// buck_converter_top
module buck_converter_top #(
    parameter CLK_FREQ = 100_000_000,
    parameter PWM_FREQ = 100_000,
    parameter V_REF = 12'd2048,
    parameter KP = 16'd100,
    parameter KI = 16'd10,
    parameter KD = 16'd5
)(
    input wire clk,
    input wire rst_n,
    input wire [11:0] adc_data,
    input wire adc_valid,
    output wire pwm_out,
    output wire [11:0] voltage_monitor,
    output wire [9:0] duty_cycle_monitor
);
    wire [11:0] voltage_fb;
    wire adc_ready;
    wire [9:0] duty_cycle;
    wire pid_valid;
    adc_interface adc_if (
        .clk(clk),
        .rst_n(rst_n),
        .adc_data(adc_data),
        .adc_valid(adc_valid),
        .voltage_fb(voltage_fb),
        .data_ready(adc_ready)
    );
    pid_controller #(
        .DATA_WIDTH(12),
        .KP(KP),
        .KI(KI),
        .KD(KD),
        .SETPOINT(V_REF)
    ) pid_ctrl (
        .clk(clk),
        .rst_n(rst_n),
        .feedback(voltage_fb),
        .fb_valid(adc_ready),
        .control_out(duty_cycle),
        .out_valid(pid_valid)
    );
    pwm_generator #(
        .CLK_FREQ(CLK_FREQ),
        .PWM_FREQ(PWM_FREQ),
        .PWM_RESOLUTION(10)
    ) pwm_gen (
        .clk(clk),
        .rst_n(rst_n),
        .duty_cycle(duty_cycle),
        .pwm_out(pwm_out)
    );
    assign voltage_monitor = voltage_fb;
    assign duty_cycle_monitor = duty_cycle;
endmodule
For scale: ~1600 cells after synthesis, ~190 flip-flops, roughly 38 I/O pins, ~16000 µm² of cells after synthesis.
make LEC_CHECK=0 CAP_MARGIN=20 CELL_PAD_IN_SITES_DETAIL_PLACEMENT=1 CORE_MARGIN=2 CORE_UTILIZATION=40 CTS_CLUSTER_SIZE=66 GPL_ROUTABILITY_DRIVEN=0 HOLD_SLACK_MARGIN=-0.05 MAX_ROUTING_LAYER=met4 SLEW_MARGIN=30 TNS_END_PERCENT=10 finish   # period 10.0 ns
run.sh (not shown) runs the stock make flow with config.mk's settings and CLKGATE_MAP_FILE=.
The baseline completed without violations.
Change:
==> flow/config.mk (replaced) <==
export PLATFORM = sky130hd
export DESIGN_NAME = buck_converter_top
export DESIGN_NICKNAME = buck_converter_top
export VERILOG_FILES = /design/flow/design.v
export SDC_FILE = /design/flow/constraint.sdc
export NUM_CORES = 4
export LEC_CHECK = 0
export CAP_MARGIN = 20
export CORE_MARGIN = 2
export CORE_UTILIZATION = 40
export CTS_CLUSTER_DIAMETER = 386
export CTS_CLUSTER_SIZE = 100
export SETUP_SLACK_MARGIN = 2.65
export SLEW_MARGIN = 20
Non-clock buffer count does not change.
Sequential cell count stays the same.
Core utilization barely changes.
Sequential share of layout area hardly moves.
Maximum frequency rose by 1.2%.
Worst setup slack gains 57 ps.
First-iteration DRC count came out higher by 21%.
Wire length goes down by 12%.
Register-to-register slack improves by 60 ps.
Change:
--- a/flow/config.mk
+++ b/flow/config.mk
@@ -10,5 +10,5 @@
 export CORE_UTILIZATION = 40
-export CTS_CLUSTER_DIAMETER = 386
+export CTS_CLUSTER_DIAMETER = 399
 export CTS_CLUSTER_SIZE = 100
-export SETUP_SLACK_MARGIN = 2.65
 export SLEW_MARGIN = 20
+export TNS_END_PERCENT = 20
Effect: Fmax is unchanged. Global-route usage stays the same. Register-to-register slack is about the same. Setup slack does not change. Cell count does not change. Final area does not change. Count of clock-buffer cells in the layout stays the same. Via count is unchanged. Synthesized cell count does not change. Die size does not change.
Change:
--- a/flow/config.mk
+++ b/flow/config.mk
@@ -8,7 +8,12 @@
 export CAP_MARGIN = 20
+export CELL_PAD_IN_SITES_DETAIL_PLACEMENT = 2
+export CELL_PAD_IN_SITES_GLOBAL_PLACEMENT = 3
 export CORE_MARGIN = 2
 export CORE_UTILIZATION = 40
-export CTS_CLUSTER_DIAMETER = 399
-export CTS_CLUSTER_SIZE = 100
-export SLEW_MARGIN = 20
-export TNS_END_PERCENT = 20
+export CTS_CLUSTER_DIAMETER = 364
+export CTS_CLUSTER_SIZE = 66
+export GPL_ROUTABILITY_DRIVEN = 0
+export HOLD_SLACK_MARGIN = -0.05
+export MAX_ROUTING_LAYER = met4
+export SLEW_MARGIN = 30
+export TNS_END_PERCENT = 10
The changed run produced a clean layout.
Cell count stays flat.
First-iteration DRC count came out lower by 27%.
Core utilization is about the same.
Sequential cell count is unchanged.
Clock skew stays flat.
Routed wire length rises by 29%.
Setup slack degrades by 75 ps.
Final area is about the same.

---

Starting RTL as in the previous note.
export LEC_CHECK = 0
export CAP_MARGIN = 5
export CELL_PAD_IN_SITES_DETAIL_PLACEMENT = 1
export CELL_PAD_IN_SITES_GLOBAL_PLACEMENT = 1
export CORE_MARGIN = 2
export CORE_UTILIZATION = 40
export CTS_CLUSTER_DIAMETER = 197
export CTS_CLUSTER_SIZE = 97
export GPL_ROUTABILITY_DRIVEN = 1
export HOLD_SLACK_MARGIN = -0.05
export MAX_ROUTING_LAYER = met5
export SLEW_MARGIN = 30
export TNS_END_PERCENT = 10
create_clock -name core_clock -period 3.88 [get_ports {clk}]
The first run completed and failed the layout checks on setup timing.
Change:
==> flow/config.mk (replaced) <==
export PLATFORM = sky130hd
export DESIGN_NAME = buck_converter_top
export DESIGN_NICKNAME = buck_converter_top
export VERILOG_FILES = /design/flow/design.v
export SDC_FILE = /design/flow/constraint.sdc
export NUM_CORES = 4
export LEC_CHECK = 0
export CAP_MARGIN = 20
export CORE_MARGIN = 2
export CORE_UTILIZATION = 61
export SLEW_MARGIN = 20
==> flow/constraint.sdc (replaced) <==
create_clock -name core_clock -period 5.03 [get_ports {clk}]
set_input_delay 1.0060 -clock core_clock [delete_from_list [all_inputs] [get_ports {clk}]]
set_output_delay 1.0060 -clock core_clock [all_outputs]
set_load 0.01 [all_outputs]
After rerunning: The changed run produced a clean layout. Cell area is lower by 13%. Routed wire length is lower by 22%. Clock-buffer cell count is higher by 1.
Change:
--- a/flow/config.mk
+++ b/flow/config.mk
@@ -8,4 +8,5 @@
 export CAP_MARGIN = 20
 export CORE_MARGIN = 2
-export CORE_UTILIZATION = 61
+export CORE_UTILIZATION = 69
+export CTS_CLUSTER_DIAMETER = 33
 export SLEW_MARGIN = 20
==> flow/constraint.sdc (replaced) <==
create_clock -name core_clock -period 4.02 [get_ports {clk}]
set_input_delay 0.8040 -clock core_clock [delete_from_list [all_inputs] [get_ports {clk}]]
set_output_delay 0.8040 -clock core_clock [all_outputs]
set_load 0.01 [all_outputs]
Result: This time the run finished but fails on setup timing; sequential share of layout area drops by 2.5 points; worst hold slack loses 0.050 ns; final area went up by roughly a tenth; routed wire length is higher by roughly a tenth; clock skew drops by 0.0063 ns.
Change:
--- a/flow/config.mk
+++ b/flow/config.mk
@@ -6,7 +6,11 @@
 export NUM_CORES = 4
 export LEC_CHECK = 0
+export ABC_AREA = 1
 export CAP_MARGIN = 20
 export CORE_MARGIN = 2
-export CORE_UTILIZATION = 69
+export CORE_UTILIZATION = 72
 export CTS_CLUSTER_DIAMETER = 33
+export CTS_CLUSTER_SIZE = 79
+export PLACE_DENSITY = 0.35
+export SETUP_SLACK_MARGIN = 0.46
 export SLEW_MARGIN = 20
- The new run produced a layout that fails on setup timing
- cell count went up by a quarter to a third
- final area came out higher slightly
- worst setup slack is better by 0.037 ns
- non-clock buffer count drops by 116
Change:
--- a/flow/config.mk
+++ b/flow/config.mk
@@ -6,11 +6,9 @@
 export NUM_CORES = 4
 export LEC_CHECK = 0
-export ABC_AREA = 1
 export CAP_MARGIN = 20
 export CORE_MARGIN = 2
 export CORE_UTILIZATION = 72
 export CTS_CLUSTER_DIAMETER = 33
-export CTS_CLUSTER_SIZE = 79
-export PLACE_DENSITY = 0.35
-export SETUP_SLACK_MARGIN = 0.46
+export CTS_CLUSTER_SIZE = 21
+export SETUP_SLACK_MARGIN = 1.19
 export SLEW_MARGIN = 20
Outcome:
- The new run never finished: it broke off in global routing (5_1_grt)
- synthesized area drops by 6.5%
- die area shrinks by about 6%
- synthesized cell count is lower by about 27%
Change:
--- a/flow/config.mk
+++ b/flow/config.mk
@@ -8,7 +8,7 @@
 export CAP_MARGIN = 20
 export CORE_MARGIN = 2
-export CORE_UTILIZATION = 72
+export CORE_UTILIZATION = 69
 export CTS_CLUSTER_DIAMETER = 33
-export CTS_CLUSTER_SIZE = 21
+export CTS_CLUSTER_SIZE = 29
 export SETUP_SLACK_MARGIN = 1.19
 export SLEW_MARGIN = 20
Outcome: Now the flow finished but fails on setup timing. Synthesized area stays the same. Die size grows by 4.2%. Synthesized cell count does not change.
